==> run H: inputs <==
Design alu_top, start of the top module:
module alu_top (
    input             clk,
    input      [31:0] A,
    input      [31:0] B,
    input      [3:0]  ALU_Sel,
    output reg [31:0] ALU_Out,
    output reg        Carryout,
    output reg        Overflow
);
clock: 10.2 ns
lec_check: 0
cap_margin: 15
core_aspect_ratio: 1.03
core_margin: 10
core_utilization: 55
cts_cluster_diameter: 330
cts_cluster_size: 100
gpl_routability_driven: 0
min_routing_layer: met1
place_density: 0.6
slew_margin: 20
tns_end_percent: 15
run.sh (not shown) runs the stock make flow with config.mk's settings and CLKGATE_MAP_FILE=.
==> run X: changes against run H <==
Settings changed: CAP_MARGIN 15 to 20, CORE_ASPECT_RATIO 1.03 to not set, CORE_MARGIN 10 to 2, CORE_UTILIZATION 55 to 40, CTS_CLUSTER_DIAMETER 330 to not set, CTS_CLUSTER_SIZE 100 to 24, GPL_ROUTABILITY_DRIVEN 0 to not set, MIN_ROUTING_LAYER met1 to not set, PLACE_DENSITY 0.6 to not set, TNS_END_PERCENT 15 to 10.
==> flow/constraint.sdc (replaced) <==
create_clock -name core_clock -period 9.0 [get_ports {clk}]
set_input_delay 1.8000 -clock core_clock [delete_from_list [all_inputs] [get_ports {clk}]]
set_output_delay 1.8000 -clock core_clock [all_outputs]
set_load 0.01 [all_outputs]
==> impl_metrics.json <==
{
  "status": "complete, no violations",
  "fin_skew_ns": 0.0193,
  "arrival_ns": 8.77,
  "area_delta_synth_final_pct": 7.22,
  "cp.depth": 20,
  "dpl_cell_area_sq_um": 40700,
  "finish.utilization_pct": 43.2,
  "startpoint": "b_q[11]",
  "fin_nets": 5479,
  "finalNonFillerCells": 5488,
  "ff2ff_setup_slack_ns": 0.53,
  "wl_met3_um": 6500,
  "crit_chain": "and2_1, fa_1, fa_1, inv_1, fa_1, fa_1, fa_1, inv_1, fa_1, fa_1, fa_1, ha_1, nand2_1, nor3_1, a41oi_1, buf_4, o31ai_1, a31o_2, nor3_1, or4_1",
  "grt_max_degree": 36,
  "clkCellAreaFrac_pct": 0.786,
  "first_global_vias": 31100
}
# the run above: run X

==> impl_metrics.json <==
{
  "status": "complete, no violations",
  "fin_skew_ns": 0.0209,
  "grt_max_degree": 37,
  "max_freq_mhz": 113,
  "use_met2_pct": 47.5,
  "finalNonFillerCells": 5098,
  "hold_depth": 2,
  "cp.depth": 21,
  "first_global_vias": 30700,
  "wl_met3_um": 6320,
  "startpoint": "b_q[9]",
  "finish.utilization_pct": 58.4,
  "clkbuf_count": 9,
  "clkCellAreaFrac_pct": 0.772,
  "synth_area_sq_um": 38300,
  "ff2ff_setup_slack_ns": 1.33,
  "dp_hpwl_um": 89400,
  "area_delta_synth_final_pct": 5.42,
  "arrival_ns": 9.19
}
# the run above: run H


* * *

==> trial 42: inputs <==
==> flow/design.v <==
module ALU (A, B, ALU_Sel, ALU_Out, Carryout, Overflow);
parameter ADD  = 0;
parameter SUB  = 1;
parameter MUL_HIGH = 2;
parameter MUL_LOW = 3;
input [31:0] A;
input [31:0] B;
input [3:0] ALU_Sel;
output [31:0] ALU_Out;
output Carryout;
output Overflow;
reg[31:0] ALU_32Result;
reg[63:0] ALU_64Result;
always @(*)
begin
    ALU_32Result = 32'h00000000;
    ALU_64Result = 64'h0000000000000000;
    case(ALU_Sel)
        ADD:        ALU_32Result = A + B;
        SUB:        ALU_32Result = A - B;
        MUL_HIGH:	ALU_64Result = A * B;
        MUL_LOW:	ALU_64Result = A * B;
        default:
        begin
            ALU_32Result = 32'h00000000;
            ALU_64Result = 64'h0000000000000000;
        end
    endcase
end
assign ALU_Out = (ALU_Sel == MUL_LOW)? ALU_64Result[31:0]: (ALU_Sel == MUL_HIGH)? ALU_64Result[63:32]:ALU_32Result[31:0];
assign Carryout = 1'b0;
assign Overflow = 1'b0;
endmodule
module alu_top (
    input             clk,
    input      [31:0] A,
    input      [31:0] B,
    input      [3:0]  ALU_Sel,
    output reg [31:0] ALU_Out,
    output reg        Carryout,
    output reg        Overflow
);
reg [31:0] a_q, b_q;
reg [3:0]  sel_q;
wire [31:0] out_d;
wire        carry_d, ovf_d;
ALU u_alu (
    .A(a_q), .B(b_q), .ALU_Sel(sel_q),
    .ALU_Out(out_d), .Carryout(carry_d), .Overflow(ovf_d)
);
always @(posedge clk) begin
    a_q      <= A;
    b_q      <= B;
    sel_q    <= ALU_Sel;
    ALU_Out  <= out_d;
    Carryout <= carry_d;
    Overflow <= ovf_d;
end
endmodule
==> flow/run.sh <==
#!/bin/bash
# the make line also repeats each setting of config.mk as NAME=value (left out here)
make -C /OpenROAD-flow-scripts/flow DESIGN_CONFIG=/design/flow/config.mk WORK_HOME=/design/flow/orfs CLKGATE_MAP_FILE= finish
==> flow/config.mk <==
export PLATFORM = sky130hd
export DESIGN_NAME = alu_top
export DESIGN_NICKNAME = alu_top
export VERILOG_FILES = /design/flow/design.v
export SDC_FILE = /design/flow/constraint.sdc
export NUM_CORES = 4
export LEC_CHECK = 0
export CAP_MARGIN = 40
export CORE_ASPECT_RATIO = 1.03
export CORE_MARGIN = 2
export CORE_UTILIZATION = 72
export CTS_CLUSTER_SIZE = 49
export GPL_ROUTABILITY_DRIVEN = 1
export HOLD_SLACK_MARGIN = 0.26
export MIN_ROUTING_LAYER = met1
export PLACE_DENSITY = 0.64
export SLEW_MARGIN = 20
export TNS_END_PERCENT = 15
==> flow/constraint.sdc <==
create_clock -name core_clock -period 6.79 [get_ports {clk}]
set_input_delay 1.3580 -clock core_clock [delete_from_list [all_inputs] [get_ports {clk}]]
set_output_delay 1.3580 -clock core_clock [all_outputs]
set_load 0.01 [all_outputs]
==> trial 31 (differences from trial 42) <==
- CAP_MARGIN: 40 -> 20
- CORE_ASPECT_RATIO: 1.03 -> unset
- CTS_CLUSTER_SIZE: 49 -> 40
- GPL_ROUTABILITY_DRIVEN: 1 -> unset
- HOLD_SLACK_MARGIN: 0.26 -> 0.3
- MIN_ROUTING_LAYER: met1 -> unset
- PLACE_DENSITY: 0.64 -> 0.65
- TNS_END_PERCENT: 15 -> unset
==> flow/constraint.sdc (replaced) <==
create_clock -name core_clock -period 6.23 [get_ports {clk}]
set_input_delay 1.2460 -clock core_clock [delete_from_list [all_inputs] [get_ports {clk}]]
set_output_delay 1.2460 -clock core_clock [all_outputs]
set_load 0.01 [all_outputs]
==> run notes <==
* 32 — number of setup violations in the final report
* setup timing — Fail Reasons
* 55060 sq um — floorplan die area
* 26 — worst r2r path cells
* 6 — number of detailed-routing iterations run before antenna repair
* -0.6374 ns — PnR worst setup slack
* complete, but fails checks — status
That was trial 42.
==> run notes <==
* complete, but fails checks — status
* 32 — number of setup violations in the final report
* 5 — number of detailed-routing iterations run before antenna repair
* 25 — worst r2r path cells
* setup timing — Fail Reasons
* -1.446 ns — PnR worst setup slack
* reg2reg — worst min-delay path category
That was trial 31.
